==> ember: inputs <==
==> flow/design.v <==
`timescale 1ns / 1ps
module SimpleCPU(clk, rst, data_fromRAM, wrEn, addr_toRAM, data_toRAM, pCounter);
parameter SIZE = 10;
input clk, rst;
input wire [31:0] data_fromRAM;
output reg wrEn;
output reg [SIZE-1:0] addr_toRAM;
output reg [31:0] data_toRAM;
output reg [SIZE-1:0] pCounter;
reg [ 3:0] opcode, opcodeNext;
reg [13:0] operand1, operand2, operand1Next, operand2Next;
reg [SIZE-1:0]   pCounterNext;
reg [31:0] num1, num2, num1Next, num2Next;
reg [ 3:0] state, stateNext;
always @(posedge clk)begin
	state    <= stateNext;
	pCounter <= pCounterNext;
	opcode   <= opcodeNext;
	operand1 <= operand1Next;
	operand2 <= operand2Next;
	num1     <= num1Next;
	num2     <= num2Next;
end
always @*begin
	stateNext    = state;
	pCounterNext = pCounter;
	opcodeNext   = opcode;
	operand1Next = operand1;
	operand2Next = operand2;
	num1Next     = num1;
	num2Next     = num2;
	addr_toRAM   = 0;
	wrEn         = 0;
	data_toRAM   = 0;
if(rst)
	begin
	stateNext    = 0;
	pCounterNext = 0;
	opcodeNext   = 0;
	operand1Next = 0;
	operand2Next = 0;
	num1Next     = 0;
	num2Next     = 0;
	addr_toRAM   = 0;
	wrEn         = 0;
	data_toRAM   = 0;
	end
else 
	case(state)                       
		0: begin											 
			pCounterNext = pCounter;
			opcodeNext   = opcode;
			operand1Next = 0;
			operand2Next = 0;
			addr_toRAM   = pCounter;
			num2Next     = 0;
			wrEn         = 0;
			data_toRAM   = 0;
			stateNext    = 1;
		end 
		1:begin                    
			pCounterNext = pCounter;
			opcodeNext   = {data_fromRAM[28], data_fromRAM[31:29]};
			operand1Next = data_fromRAM[27:14];
			operand2Next = data_fromRAM[13:0];
			addr_toRAM   = operand1Next;
			num1Next     = data_fromRAM;
			wrEn         = 0;
			data_toRAM   = 0;
			if( {data_fromRAM[28], data_fromRAM[31:29]} == 4'b0101 ) 	begin
				stateNext = 5;
				addr_toRAM = data_fromRAM[13:0];
				num1Next = operand1;
			end
			else if( {data_fromRAM[28], data_fromRAM[31:29]} == 4'b1101 ) 	begin
				stateNext = 6;
				addr_toRAM = data_fromRAM[27:14];
				num1Next = operand1;
			end
			else if(data_fromRAM[28] == 0 )  
				stateNext = 2;  
			else 
				stateNext = 3;
		end
		2: begin          
			pCounterNext = pCounter;
			opcodeNext   = opcode;
			operand1Next = operand1;
			operand2Next = operand2;
			addr_toRAM   = operand2;
			num1Next     = data_fromRAM;
			wrEn         = 0;
			data_toRAM   = operand2;
			stateNext = 3;
		end
		3: begin            
			pCounterNext = pCounter + 1;
			opcodeNext = opcode;
			operand1Next = operand1;
			operand2Next = operand2;
			addr_toRAM = operand1;
			num1Next = num1;
			wrEn = 1;
			stateNext = 0;
			case(opcode)                       
				4'b0000: data_toRAM = num1Next + data_fromRAM;  
				4'b1000: data_toRAM = data_fromRAM + operand2;  
				4'b0001: data_toRAM = ~(num1Next & data_fromRAM);  
				4'b1001: data_toRAM = ~(data_fromRAM & operand2);  
				4'b0010: begin 
					if(data_fromRAM < 32)
						data_toRAM = num1 >> data_fromRAM; 
					else
						data_toRAM = num1 << (data_fromRAM - 32); 
				end
				4'b1010: begin 
					if(operand2 < 32)
						data_toRAM = data_fromRAM >> operand2; 
					else
						data_toRAM = data_fromRAM << (operand2 - 32); 
				end
				4'b0011: data_toRAM = num1Next < data_fromRAM;  
				4'b1011: data_toRAM = data_fromRAM < operand2;  
				4'b0100: data_toRAM = data_fromRAM;  
				4'b1100: data_toRAM = operand2;  
				4'b0101: begin 
					data_toRAM = data_fromRAM;
					addr_toRAM = operand1;
					wrEn = 1;
				end
				4'b1101: begin  
					num2Next = data_fromRAM;
					addr_toRAM = num2;
					data_toRAM = data_fromRAM;
					wrEn = 1;
				end
				4'b0110: begin  
					if(data_fromRAM == 0)
						pCounterNext = num1;
					else
						pCounterNext = pCounter + 1;
					wrEn = 0;
				end
				4'b1110: begin
					pCounterNext = data_fromRAM + operand2;  
					wrEn = 0;
				end
				4'b0111: data_toRAM = num1Next * data_fromRAM;  
				4'b1111: data_toRAM = data_fromRAM * operand2;  
			endcase 
		end
		4:begin                    
			pCounterNext = pCounter + 1;
			opcodeNext   = 4'b0100;
			operand1Next = operand1;
			operand2Next = operand2;
			data_toRAM	 = num2;
			wrEn         = 1; 
			stateNext 	 = 0; 
			if(opcode == 4'b0101)
				addr_toRAM   = operand1;
			else if (opcode == 4'b1101)
				addr_toRAM   = num1 ;
		end
		5: begin      
			pCounterNext = pCounter;
			opcodeNext   = opcode;
			operand1Next = operand1;
			operand2Next = operand2;
			addr_toRAM   = data_fromRAM;
			num1Next     = data_fromRAM;
			wrEn         = 0;
			data_toRAM   = operand2;
			stateNext = 3;
		end
		6: begin      
			pCounterNext = pCounter;
			opcodeNext   = opcode;
			operand1Next = operand1;
			operand2Next = operand2;
			addr_toRAM   = data_fromRAM;
			num1Next     = data_fromRAM;
			num2Next     = data_fromRAM;
			wrEn         = 0;
			data_toRAM   = operand2;
			stateNext = 2;
		end
		default: begin
			stateNext    = 0;
			pCounterNext = 0;
			opcodeNext   = 0;
			operand1Next = 0;
			operand2Next = 0;
			num1Next     = 0;
			num2Next     = 0;
			addr_toRAM   = 0;
			wrEn         = 0;
			data_toRAM   = 0;
		end
	endcase
end
endmodule
==> flow/run.sh <==
#!/bin/bash
# the make line also repeats each setting of config.mk as NAME=value (left out here)
make -C /OpenROAD-flow-scripts/flow DESIGN_CONFIG=/design/flow/config.mk WORK_HOME=/design/flow/orfs CLKGATE_MAP_FILE= finish
==> flow/config.mk <==
export PLATFORM = sky130hd
export DESIGN_NAME = SimpleCPU
export DESIGN_NICKNAME = SimpleCPU
export VERILOG_FILES = /design/flow/design.v
export SDC_FILE = /design/flow/constraint.sdc
export NUM_CORES = 4
export LEC_CHECK = 0
export CAP_MARGIN = 10
export CORE_MARGIN = 2
export CORE_UTILIZATION = 72
export CTS_CLUSTER_DIAMETER = 105
export CTS_CLUSTER_SIZE = 65
export MAX_ROUTING_LAYER = met4
export PLACE_DENSITY_LB_ADDON = 0.01
export SETUP_SLACK_MARGIN = 1.07
export SLEW_MARGIN = 20
==> flow/constraint.sdc <==
create_clock -name core_clock -period 11.3 [get_ports {clk}]
set_input_delay 2.2600 -clock core_clock [delete_from_list [all_inputs] [get_ports {clk}]]
set_output_delay 2.2600 -clock core_clock [all_outputs]
set_load 0.01 [all_outputs]
==> zinc (differences from ember) <==
ABC_AREA = 1   (was not set)
CAP_MARGIN = 40   (was 10)
CTS_CLUSTER_DIAMETER = 56   (was 105)
CTS_CLUSTER_SIZE = 21   (was 65)
MAX_ROUTING_LAYER = not set   (was met4)
PLACE_DENSITY = 0.4   (was not set)
PLACE_DENSITY_LB_ADDON = not set   (was 0.01)
SETUP_SLACK_MARGIN = 0.52   (was 1.07)
==> flow/constraint.sdc (replaced) <==
create_clock -name core_clock -period 3.6 [get_ports {clk}]
set_input_delay 0.7200 -clock core_clock [delete_from_list [all_inputs] [get_ports {clk}]]
set_output_delay 0.7200 -clock core_clock [all_outputs]
set_load 0.01 [all_outputs]
==> sierra (differences from ember) <==
CAP_MARGIN = 20   (was 10)
CORE_UTILIZATION = 60   (was 72)
CTS_CLUSTER_DIAMETER = not set   (was 105)
CTS_CLUSTER_SIZE = not set   (was 65)
MAX_ROUTING_LAYER = not set   (was met4)
PLACE_DENSITY_LB_ADDON = not set   (was 0.01)
SETUP_SLACK_MARGIN = -0.95   (was 1.07)
==> flow/constraint.sdc (replaced) <==
create_clock -name core_clock -period 10.9 [get_ports {clk}]
set_input_delay 2.1800 -clock core_clock [delete_from_list [all_inputs] [get_ports {clk}]]
set_output_delay 2.1800 -clock core_clock [all_outputs]
set_load 0.01 [all_outputs]
==> xenon (differences from ember) <==
CAP_MARGIN = 20   (was 10)
CORE_UTILIZATION = 52   (was 72)
CTS_CLUSTER_DIAMETER = not set   (was 105)
CTS_CLUSTER_SIZE = not set   (was 65)
MAX_ROUTING_LAYER = not set   (was met4)
PLACE_DENSITY_LB_ADDON = not set   (was 0.01)
SETUP_SLACK_MARGIN = not set   (was 1.07)
==> flow/constraint.sdc (replaced) <==
create_clock -name core_clock -period 14.0 [get_ports {clk}]
set_input_delay 2.8000 -clock core_clock [delete_from_list [all_inputs] [get_ports {clk}]]
set_output_delay 2.8000 -clock core_clock [all_outputs]
set_load 0.01 [all_outputs]
==> notes <==
sierra ran to the end with violations: setup timing. ember stopped in global routing (5_1_grt) on GRT-0116. xenon produced a layout that fails on setup timing. zinc stopped in clock tree synthesis (4_1_cts).
Between xenon and sierra, the lower first-iteration DRC count is in xenon (gap 33%, measured against sierra).
Against sierra, the design area of xenon is lower by about 7%.
Against sierra, the register-to-register slack of xenon is better by 3200 ps.
Count of clock-buffer cells in the layout is the same in sierra and xenon.
In synthesized area, xenon and ember do not differ.
The highest die size belongs to xenon, the lowest to ember.
In xenon the combinational power is lower than in sierra, by about 35%.
Of sierra and xenon, sierra has the higher total power (gap 48%, measured against xenon).
Of xenon and sierra, sierra has the higher routed wire length (gap 5.2%, measured against sierra).
Between sierra and xenon, the lower hold slack is in xenon (gap 1.8 ps).
In sierra the clock power is higher than in xenon, by 33%.
No activity file was given, so power comes from the tool's default toggle rates.
